==> run a <==
Design QAM, start of the top module:
module QAM(clk, rst, en, Din, IFout);
input clk, rst, en;
input Din;
output reg signed [17:0] IFout;
wire [1:0] spc_out;
wire [1:0] sm_i;
wire [1:0] sm_q;
wire [1:0] lf_i;
wire [1:0] lf_q;
wire [1:0] usi_i;
wire [1:0] usi_q;
wire signed [17:0] srrc_i;
wire signed [17:0] srrc_q;
wire en0;
wire en1;
wire en2;
wire en3;
reg sm_ctrl;
reg [3:0] usi_ctrl;
reg [1:0] mix_cnt;
reg sync_i0, sync_i1, sync_q0, sync_q1;
reg ce2;
always @(posedge clk or posedge rst) begin
	if (rst) begin
	    ce2 <= 1'd0;
	end
	else begin
		ce2 <= ~ce2;
	end
end
assign en0 = en & ce2;
always @(posedge clk or posedge rst) begin
	if (rst) begin
	    sync_i0 <= 1'd0;
	    sync_q0 <= 1'd0; 
	end
	else begin
		sync_i0 <= sm_i[1];
		sync_q0 <= sm_q[1];
	end
end
always @(posedge clk or posedge rst) begin
	if (rst) begin
	    sync_i1 <= 1'd0;
	    sync_q1 <= 1'd0;
	end
	else begin
		sync_i1 <= sync_i0;
		sync_q1 <= sync_q0;
	end
end
always @(posedge clk or posedge rst) begin
	if (rst) begin
	    sm_ctrl <= 1'd0;
	end
	else if (ce2) begin
		sm_ctrl <= ~sm_ctrl;
	end
end
assign en1 = (sm_ctrl & ce2) ? 1'd1 : 1'd0;
always @(posedge clk or posedge rst) begin
	if (rst) begin
	    usi_ctrl <= 1'd0;
  ...
clock: 3.92 ns
lec_check: 0
cap_margin: 15
core_margin: 2
core_utilization: 72
cts_cluster_diameter: 390
setup_slack_margin: 0.41
slew_margin: 20
run.sh (not shown) runs the stock make flow with config.mk's settings and CLKGATE_MAP_FILE=.
==> inputs of run b, as changes to run a <==
ABC_AREA = 1   (was unset)
CAP_MARGIN = 40   (was 15)
CORE_ASPECT_RATIO = 0.5   (was unset)
CTS_CLUSTER_DIAMETER = 397   (was 390)
CTS_CLUSTER_SIZE = 94   (was unset)
PLACE_DENSITY_LB_ADDON = 0.24   (was unset)
SETUP_SLACK_MARGIN = 0.69   (was 0.41)
==> flow/constraint.sdc (replaced) <==
create_clock -name core_clock -period 2.33 [get_ports {clk}]
set_input_delay 0.4660 -clock core_clock [delete_from_list [all_inputs] [get_ports {clk}]]
set_output_delay 0.4660 -clock core_clock [all_outputs]
set_load 0.01 [all_outputs]
==> inputs of run c, as changes to run a <==
CAP_MARGIN = 20   (was 15)
CORE_UTILIZATION = 40   (was 72)
CTS_CLUSTER_DIAMETER = unset   (was 390)
SETUP_SLACK_MARGIN = 1.19   (was 0.41)
==> flow/constraint.sdc (replaced) <==
create_clock -name core_clock -period 4.66 [get_ports {clk}]
set_input_delay 0.9320 -clock core_clock [delete_from_list [all_inputs] [get_ports {clk}]]
set_output_delay 0.9320 -clock core_clock [all_outputs]
set_load 0.01 [all_outputs]
==> notes <==
- Run b did not get past clock tree synthesis. Run c produced a clean layout. Run a passed the timing, design-rule and antenna checks.
- In run a the worst hold slack is better than in run c, by 0.0028 ns.
- Sequential cell count is the same in run a and run c.
- Against run c, the final area of run a is lower by 5.9%.
- Of run a and run c, run c has the higher clock skew (gap 0.0074 ns).
- In run a the core utilization is higher than in run c, by 35 points.
- Against run c, the fmax of run a is lower by about 2.4%.
- Of run c and run a, run a has the higher global-route usage (gap 15 points).
- Between run a and run b, the lower area after synthesis is in run a (gap 2.4%, measured against run b).
- In synthesized cell count, run a and run c do not differ.
- Against run c, the routed wire length of run a is higher by 3.5%.

========
==> 09-21 <==
QAM again, from the RTL that the note above started with.
==> flow/design.v (excerpt) <==
module QAM(clk, rst, en, Din, IFout);
input clk, rst, en;
input Din;
output reg signed [17:0] IFout;
wire [1:0] spc_out;
wire [1:0] sm_i;
wire [1:0] sm_q;
wire [1:0] lf_i;
wire [1:0] lf_q;
wire [1:0] usi_i;
wire [1:0] usi_q;
wire signed [17:0] srrc_i;
wire signed [17:0] srrc_q;
wire en0;
wire en1;
wire en2;
wire en3;
reg sm_ctrl;
reg [3:0] usi_ctrl;
reg [1:0] mix_cnt;
reg sync_i0, sync_i1, sync_q0, sync_q1;
reg ce2;
always @(posedge clk or posedge rst) begin
	if (rst) begin
	    ce2 <= 1'd0;
	end
	else begin
		ce2 <= ~ce2;
	end
end
assign en0 = en & ce2;
always @(posedge clk or posedge rst) begin
	if (rst) begin
	    sync_i0 <= 1'd0;
	    sync_q0 <= 1'd0; 
	end
	else begin
		sync_i0 <= sm_i[1];
		sync_q0 <= sm_q[1];
	end
end
always @(posedge clk or posedge rst) begin
	if (rst) begin
	    sync_i1 <= 1'd0;
	    sync_q1 <= 1'd0;
	end
	else begin
		sync_i1 <= sync_i0;
		sync_q1 <= sync_q0;
	end
end
always @(posedge clk or posedge rst) begin
	if (rst) begin
	    sm_ctrl <= 1'd0;
	end
	else if (ce2) begin
		sm_ctrl <= ~sm_ctrl;
	end
end
assign en1 = (sm_ctrl & ce2) ? 1'd1 : 1'd0;
always @(posedge clk or posedge rst) begin
	if (rst) begin
	    usi_ctrl <= 1'd0;
	end
	else if(en) begin
		if(usi_ctrl == 4'd8) usi_ctrl <= usi_ctrl;
		else usi_ctrl <= usi_ctrl + 4'd1;
	end
end
assign en2 = (usi_ctrl == 4'd8) ? 1'd1 : 1'd0;
assign en3 = 1'd1;
assign lf_i = {sync_i1, 1'd1};
assign lf_q = {sync_q1, 1'd1};
SPC u_SPC(.clk(clk),
	      .rst(rst),
	      .en(en0),
	      .Din(Din),
	      .OUT(spc_out)
	      );
SM u_SM(.clk(clk),
	    .rst(rst),
	    .en(en1),
	    .Din(spc_out),
	    .I(sm_i),
	    .Q(sm_q)
	    );
USI u_USI_i(.clk(clk),
	        .rst(rst),
	        .en(en2),
	        .lf_in(lf_i),
	        .hf_out(usi_i)
	        );
USI u_USI_q(.clk(clk),
	        .rst(rst),
	        .en(en2),
	        .lf_in(lf_q),
	        .hf_out(usi_q)
	        );
SRRC u_SRRC_i(.clk(clk),
	          .rst(rst),
	          .en(en3),
	          .Din(usi_i),
	          .Dout(srrc_i)
	          );
SRRC u_SRRC_q(.clk(clk),
	          .rst(rst),
	          .en(en3),
	          .Din(usi_q),
	          .Dout(srrc_q)
	          );
always @(posedge clk or posedge rst) begin
	if (rst) begin
	    mix_cnt <= 2'd0;
	end
  ...
make LEC_CHECK=0 ABC_AREA=1 CAP_MARGIN=0 CORE_ASPECT_RATIO=0.5 CORE_MARGIN=2 CORE_UTILIZATION=72 CTS_CLUSTER_DIAMETER=90 CTS_CLUSTER_SIZE=94 PLACE_DENSITY=0.35 SETUP_SLACK_MARGIN=0.69 SLEW_MARGIN=40 finish   # period 2.33 ns
==> 05-17 (differences from 09-21) <==
Settings changed: ABC_AREA 1 to not set, CAP_MARGIN 0 to 20, CORE_ASPECT_RATIO 0.5 to not set, CORE_UTILIZATION 72 to 70, CTS_CLUSTER_DIAMETER 90 to not set, CTS_CLUSTER_SIZE 94 to 70, PLACE_DENSITY 0.35 to not set, SETUP_SLACK_MARGIN 0.69 to not set, SLEW_MARGIN 40 to 20.
==> flow/constraint.sdc (replaced) <==
create_clock -name core_clock -period 3.72 [get_ports {clk}]
set_input_delay 0.7440 -clock core_clock [delete_from_list [all_inputs] [get_ports {clk}]]
set_output_delay 0.7440 -clock core_clock [all_outputs]
set_load 0.01 [all_outputs]
==> 07-15 (differences from 09-21) <==
Settings changed: ABC_AREA 1 to not set, CAP_MARGIN 0 to 20, CORE_ASPECT_RATIO 0.5 to not set, CORE_UTILIZATION 72 to 66, CTS_CLUSTER_DIAMETER 90 to not set, CTS_CLUSTER_SIZE 94 to not set, PLACE_DENSITY 0.35 to not set, SETUP_SLACK_MARGIN 0.69 to not set, SLEW_MARGIN 40 to 20.
==> flow/constraint.sdc (replaced) <==
create_clock -name core_clock -period 3.34 [get_ports {clk}]
set_input_delay 0.6680 -clock core_clock [delete_from_list [all_inputs] [get_ports {clk}]]
set_output_delay 0.6680 -clock core_clock [all_outputs]
set_load 0.01 [all_outputs]
==> results.yml <==
# implementation run metrics
status:
  status: "did not finish"
  fail_step: "clock tree synthesis"
  flow.first_error: "[ERROR DPL-0038] Utilization greater than 100%, impossible to legalize"
floorplanning:
  dieWidth_um: 457
  die-area_um2: 105000
logic_synthesis:
  syn_area_per_cell_um2: 9.16
  synth.distinct_cells: 51
  ys_area_um2: 74000
placement:
  gp_congestion: 0.949
Source of the figures above: 09-21

==> results.yml <==
# yosys + openroad results
final_timing:
  finalWorstSetupSlack_ps: -18.0
  timing.fmax_ghz: 0.268
  setup_viol: 1
status:
  status: "failed layout checks"
  failed_checks: "negative setup slack"
floorplanning:
  dieWidth_um: 325
logic_synthesis:
  synth.distinct_cells: 93
  synth.cellmix.xorXnorShare_pct: 11.5
  ys_area_um2: 72100
  syn_area_per_cell_um2: 10.5
critical_path:
  regToRegEndpoint: "u_SRRC_i.u_DFF7.Q[16]"
placement:
  gp_congestion: 0.888
final_layout:
  cell_area_after_layout_um2: 84300
  clockBufferCount: 198
Source of the figures above: 05-17

==> results.yml <==
# yosys + openroad results
status:
  status: "failed layout checks"
  failed_checks: "negative setup slack"
logic_synthesis:
  flop_cell: "sky130_fd_sc_hd__dfrtp_1"
  synth.distinct_cells: 93
  syn_area_per_cell_um2: 10.5
  ys_area_um2: 72100
  synth.cellmix.xorXnorShare_pct: 11.5
grt:
  remaining_overflow_grt: 0
final_timing:
  setup_viol: 253
  finalWorstSetupSlack_ps: -567
placement:
  gp_congestion: 0.887
  portBuffers: 21
final_layout:
  multiInputGateArea_um2: 48700
floorplanning:
  dieWidth_um: 335
Source of the figures above: 07-15


========
==> inputs of v30 <==
Starting RTL as in the previous note.
Settings: LEC_CHECK=0, ABC_AREA=0, CAP_MARGIN=20, CELL_PAD_IN_SITES_DETAIL_PLACEMENT=0, CORE_ASPECT_RATIO=0.89, CORE_MARGIN=2, CORE_UTILIZATION=36, CTS_CLUSTER_DIAMETER=171, CTS_CLUSTER_SIZE=24, GPL_ROUTABILITY_DRIVEN=1, GPL_TIMING_DRIVEN=0, MIN_ROUTING_LAYER=met2, PLACE_DENSITY=0.65, SETUP_SLACK_MARGIN=0.37, SLEW_MARGIN=20, TNS_END_PERCENT=65; clock period 2.63 ns.
==> v29 (differences from v30) <==
Settings changed: ABC_AREA 0 to default, CELL_PAD_IN_SITES_DETAIL_PLACEMENT 0 to default, CORE_ASPECT_RATIO 0.89 to default, CORE_UTILIZATION 36 to 40, CTS_CLUSTER_DIAMETER 171 to default, CTS_CLUSTER_SIZE 24 to default, GPL_ROUTABILITY_DRIVEN 1 to default, GPL_TIMING_DRIVEN 0 to default, MIN_ROUTING_LAYER met2 to default, PLACE_DENSITY 0.65 to default, SETUP_SLACK_MARGIN 0.37 to default, TNS_END_PERCENT 65 to default.
==> flow/constraint.sdc (replaced) <==
create_clock -name core_clock -period 5.0 [get_ports {clk}]
set_input_delay 1.0000 -clock core_clock [delete_from_list [all_inputs] [get_ports {clk}]]
set_output_delay 1.0000 -clock core_clock [all_outputs]
set_load 0.01 [all_outputs]
==> v33 (differences from v30) <==
Settings changed: ABC_AREA 0 to default, CAP_MARGIN 20 to 5, CORE_UTILIZATION 36 to 65, CTS_CLUSTER_DIAMETER 171 to 338, CTS_CLUSTER_SIZE 24 to default, GPL_ROUTABILITY_DRIVEN 1 to default, GPL_TIMING_DRIVEN 0 to default, MIN_ROUTING_LAYER met2 to met1, PLACE_DENSITY 0.65 to default, SETUP_SLACK_MARGIN 0.37 to -0.25, TNS_END_PERCENT 65 to default.
==> flow/constraint.sdc (replaced) <==
create_clock -name core_clock -period 2.59 [get_ports {clk}]
set_input_delay 0.5180 -clock core_clock [delete_from_list [all_inputs] [get_ports {clk}]]
set_output_delay 0.5180 -clock core_clock [all_outputs]
set_load 0.01 [all_outputs]
==> GITHUB_STEP_SUMMARY <==
## Synthesis and layout report

| Metric | Value |
|---|---|
| Status | failed layout checks |
| Layout check failures | negative hold slack, max-capacitance violations, max-slew violations, negative setup slack |
| Worst slack at placement | -1.235 ns |
| Endpoints failing hold | 3 |
| # rows | 115 |
| Vias in the first global route | 68,470 |
| Setup ws final | -2.045 ns |
| Layout area overhead | 43.73% |
| Reg-to-reg startpoint | u_USI_q.hf_out[0]$_DFFE_PP0P_ |
| Worst hold margin | -0.04427 ns |
| Tap Count | 1,462 |
| Final setup viols | 744 |
| Max-cap viol count | 2 |
| Pins Over Slew Limit | 4 |
Source of the figures above: v33

==> GITHUB_STEP_SUMMARY <==
## Synthesis and layout report

| Metric | Value |
|---|---|
| Status | failed layout checks |
| Layout check failures | negative setup slack |
| Pins Over Slew Limit | 0 |
| Setup ws final | -1.626 ns |
| # rows | 155 |
| Tap Count | 2,669 |
| Post-route cell area | 92,640 um^2 |
| Area leader share | 40.13% |
| Final setup viols | 813 |
| Layout area overhead | 28.41% |
| Worst slack at placement | -6.067 ns |
| Endpoints failing hold | 0 |
| EDFF count, synth | 0 |
| Reg-to-reg startpoint | u_USI_q.hf_out[1]$_DFFE_PP0P_ |
| Max-cap viol count | 0 |
| Vias in the first global route | 81,650 |
Source of the figures above: v30

==> GITHUB_STEP_SUMMARY <==
## Synthesis and layout report

| Metric | Value |
|---|---|
| Tap Count | 2,355 |
| Reg-to-reg startpoint | u_USI_i.hf_out[1]$_DFFE_PP0P_ |
| Max-cap viol count | 0 |
| CP Class | flop to flop |
| Endpoints failing hold | 0 |
| Final setup viols | 0 |
| Via total after detailed routing | 50,130 |
| Pins Over Slew Limit | 0 |
| Worst hold margin | 0.3275 ns |
| # rows | 155 |
| Status | timing/DRC/antenna clean |
| Layout area overhead | 12.16% |
| Hpwl dp | 106.8 mm |
| Setup ws final | 0.3825 ns |
| Worst slack at placement | 0.3228 ns |
| Clk pin slew, worst setup/hold paths | 0.06 ns |
| Vias in the first global route | 51,170 |
Source of the figures above: v29

